## mac_array_4x4
module mac_array_4x4 (
    input wire clk,
    input wire rst_n,
    input wire en,
    input wire load_acc,
    input wire [15:0] a_in_0,
    input wire [15:0] a_in_1,
    input wire [15:0] a_in_2,
    input wire [15:0] a_in_3,
    input wire [15:0] b_in_0,
    input wire [15:0] b_in_1,
    input wire [15:0] b_in_2,
    input wire [15:0] b_in_3,
    input wire [511:0] partial_sum_init,
    output wire [31:0] result_0_0, result_0_1, result_0_2, result_0_3,
    output wire [31:0] result_1_0, result_1_1, result_1_2, result_1_3,
    output wire [31:0] result_2_0, result_2_1, result_2_2, result_2_3,
    output wire [31:0] result_3_0, result_3_1, result_3_2, result_3_3
);
Settings: LEC_CHECK=0, CAP_MARGIN=15, CORE_MARGIN=2, CORE_UTILIZATION=72, CTS_CLUSTER_SIZE=91, GPL_ROUTABILITY_DRIVEN=1, GPL_TIMING_DRIVEN=1, HOLD_SLACK_MARGIN=0.17, SETUP_SLACK_MARGIN=-0.75, SLEW_MARGIN=20; clock period 11.1 ns.
run.sh (not shown) runs the stock make flow with config.mk's settings and CLKGATE_MAP_FILE=.
The first run produced a layout that fails on setup timing.
Next try:
Settings changed: CAP_MARGIN 15 to 20, CORE_UTILIZATION 72 to 61, CTS_CLUSTER_SIZE 91 to unset, GPL_ROUTABILITY_DRIVEN 1 to unset, GPL_TIMING_DRIVEN 1 to unset, HOLD_SLACK_MARGIN 0.17 to unset, SETUP_SLACK_MARGIN -0.75 to unset.
Clock period 11.1 ns to 17.3 ns, I/O delays scaled along.
- The changed run went through all stages and came out clean
- setup slack gets better by 3.6 ns
- die size grows by about a fifth
- core utilization goes down by 15 points
- final area drops by a few percent
- area after synthesis stays the same
- global-route usage came out lower by 7.3 points
- first-iteration DRC count shrinks by a quarter to a third
- clock-buffer cell count decreases by 4
Next try:
Settings changed: CORE_UTILIZATION 61 to 68, CTS_CLUSTER_SIZE set to 97.
Clock period 17.3 ns to 12.1 ns, I/O delays scaled along.
Effect: With this change the flow ran to the end with violations: setup timing; setup slack loses 2.9 ns; non-clock buffer count rose by 535; sequential cell count stays the same.
Next try:
Settings changed: CORE_UTILIZATION 68 to 40, CTS_CLUSTER_SIZE 97 to unset.
Clock period 12.1 ns to 18.0 ns, I/O delays scaled along.
Outcome: This time the run passed the timing, design-rule and antenna checks; non-clock buffer count fell by 537; via count fell by a few percent; global-route usage went down by 16 points; count of clock-buffer cells in the layout came out higher by 19.
Next try:
Settings changed: CORE_UTILIZATION 40 to 58, MAX_ROUTING_LAYER set to met4, SETUP_SLACK_MARGIN set to 3.89.
Clock period 18.0 ns to 14.5 ns, I/O delays scaled along.
Effect: With this change the flow finished with setup timing left; non-clock buffer count came out higher by 332; via count came out higher by 1.9%; routed wire length came out lower by 1.6%; critical path depth stays the same; area after synthesis is unchanged; sequential share of layout area came out lower by 0.15 points; design area came out higher by 1.8%.


mac_array_4x4 again, from the RTL that the note above started with.
Settings: LEC_CHECK=0, CAP_MARGIN=0, CORE_MARGIN=2, CORE_UTILIZATION=72, CTS_CLUSTER_DIAMETER=71, CTS_CLUSTER_SIZE=11, HOLD_SLACK_MARGIN=0.3, PLACE_DENSITY=0.41, SLEW_MARGIN=20, TNS_END_PERCENT=5; clock period 8.1 ns.
The starting point finished but failed the layout checks on negative setup slack.
Next try:
CAP_MARGIN = 20   (was 0)
CORE_UTILIZATION = 48   (was 72)
CTS_CLUSTER_DIAMETER = unset   (was 71)
CTS_CLUSTER_SIZE = unset   (was 11)
HOLD_SLACK_MARGIN = unset   (was 0.3)
PLACE_DENSITY = unset   (was 0.41)
SETUP_SLACK_MARGIN = -1.35   (was unset)
TNS_END_PERCENT = unset   (was 5)
clock period = 14.5 ns   (was 8.1 ns; I/O delays follow)
The new run produced a layout that fails on negative setup slack. Die size grows by 50%. Routed wire length grows by 0.73%. Setup slack improved by 5.0 ns. Design area shrinks by 0.96%. Global-route usage shrinks by 14 points. First-iteration DRC count shrinks by 28%. Critical path depth is unchanged. Register-to-register slack improved by 4.9 ns. Sequential share of layout area hardly moves. Synthesized cell count stays the same.
Next try:
CORE_UTILIZATION = 68   (was 48)
CTS_CLUSTER_SIZE = 47   (was unset)
SETUP_SLACK_MARGIN = unset   (was -1.35)
clock period = 15.0 ns   (was 14.5 ns; I/O delays follow)
Outcome:
- The new run finished but fails on negative setup slack
- sequential share of layout area rises by 0.17 points
- cell count falls by 6.6%
- wire length falls by 3.2%
- count of clock-buffer cells in the layout falls by 17
- final area falls by 1.3%
- setup slack gains 0.83 ns
Next try:
CORE_UTILIZATION = 11   (was 68)
CTS_CLUSTER_SIZE = unset   (was 47)
clock period = 22.4 ns   (was 15.0 ns; I/O delays follow)
What happened: The changed run produced a clean layout; synthesized cell count stays the same; core utilization went down by 63 points; hold slack loses 0.034 ns; setup slack gains 3.8 ns; via count drops by 2.9%; global-route usage falls by 31 points; die area grows to 6.1 times its value; synthesized area does not change.


Starting RTL as in the previous note.
## mac_array_4x4
module mac_array_4x4 (
    input wire clk,
    input wire rst_n,
    input wire en,
    input wire load_acc,
    input wire [15:0] a_in_0,
    input wire [15:0] a_in_1,
    input wire [15:0] a_in_2,
    input wire [15:0] a_in_3,
    input wire [15:0] b_in_0,
    input wire [15:0] b_in_1,
    input wire [15:0] b_in_2,
    input wire [15:0] b_in_3,
    input wire [511:0] partial_sum_init,
    output wire [31:0] result_0_0, result_0_1, result_0_2, result_0_3,
    output wire [31:0] result_1_0, result_1_1, result_1_2, result_1_3,
    output wire [31:0] result_2_0, result_2_1, result_2_2, result_2_3,
    output wire [31:0] result_3_0, result_3_1, result_3_2, result_3_3
);
clock: 27.0 ns
lec_check: 0
cap_margin: 20
core_margin: 2
core_utilization: 40
max_routing_layer: met4
min_routing_layer: met2
place_density_lb_addon: 0.03
setup_slack_margin: -1.98
slew_margin: 20
Next try:
CAP_MARGIN = 15   (was 20)
CORE_UTILIZATION = 72   (was 40)
HOLD_SLACK_MARGIN = -0.08   (was unset)
MAX_ROUTING_LAYER = unset   (was met4)
MIN_ROUTING_LAYER = unset   (was met2)
PLACE_DENSITY_LB_ADDON = unset   (was 0.03)
SETUP_SLACK_MARGIN = 0.84   (was -1.98)
clock period = 14.1 ns   (was 27.0 ns; I/O delays follow)
- The changed run completed and failed the layout checks on negative setup slack
- die size decreases by well over a third
- synthesized cell count does not change
- utilization went up by 37 points
- worst hold slack barely changes
- register-to-register slack gets worse by 11000 ps
- non-clock buffer count went up by 381
- critical path depth is higher by 1
Next try:
CAP_MARGIN = 20   (was 15)
HOLD_SLACK_MARGIN = unset   (was -0.08)
SETUP_SLACK_MARGIN = unset   (was 0.84)
The new run finished with negative setup slack left.
Routed wire length went down by 0.34%.
Via count drops by 0.48%.
Fmax goes down by 0.55%.
Worst setup slack is worse by 83 ps.
Next try:
CAP_MARGIN = 15   (was 20)
CTS_CLUSTER_SIZE = 47   (was unset)
HOLD_SLACK_MARGIN = -0.08   (was unset)
SETUP_SLACK_MARGIN = 2.5   (was unset)
clock period = 9.63 ns   (was 14.1 ns; I/O delays follow)
The changed run produced a layout that fails on negative setup slack; clock-buffer cell count came out higher by 3; global-route usage came out higher by 0.98 points; sequential share of layout area fell by 0.21 points; wire length is higher by a few percent; die size is unchanged; cell area came out higher by a few percent.
Next try:
CAP_MARGIN = 20   (was 15)
CORE_UTILIZATION = 68   (was 72)
CTS_CLUSTER_SIZE = unset   (was 47)
SETUP_SLACK_MARGIN = unset   (was 2.5)
clock period = 14.1 ns   (was 9.63 ns; I/O delays follow)
The new run completed, yet does not pass: negative setup slack; non-clock buffer count is lower by 255; final cell count is about the same; core utilization is lower by 5.9 points; global-route usage is lower by 3.5 points; hold slack gains 6.4 ps; sequential share of layout area is higher by 0.17 points; design area is lower slightly; flip-flop count stays the same; die area is higher by a few percent; routed wire length is lower by a few percent.
Next try:
CORE_UTILIZATION = 64   (was 68)
CTS_CLUSTER_SIZE = 99   (was unset)
HOLD_SLACK_MARGIN = unset   (was -0.08)
clock period = 22.4 ns   (was 14.1 ns; I/O delays follow)
=>
- Now the flow completed without violations
- final area came out lower by a few percent
- worst setup slack is better by 4700 ps
- hold slack is worse by 70 ps
- global-route usage came out lower by 3.4 points
- synthesized cell count stays the same
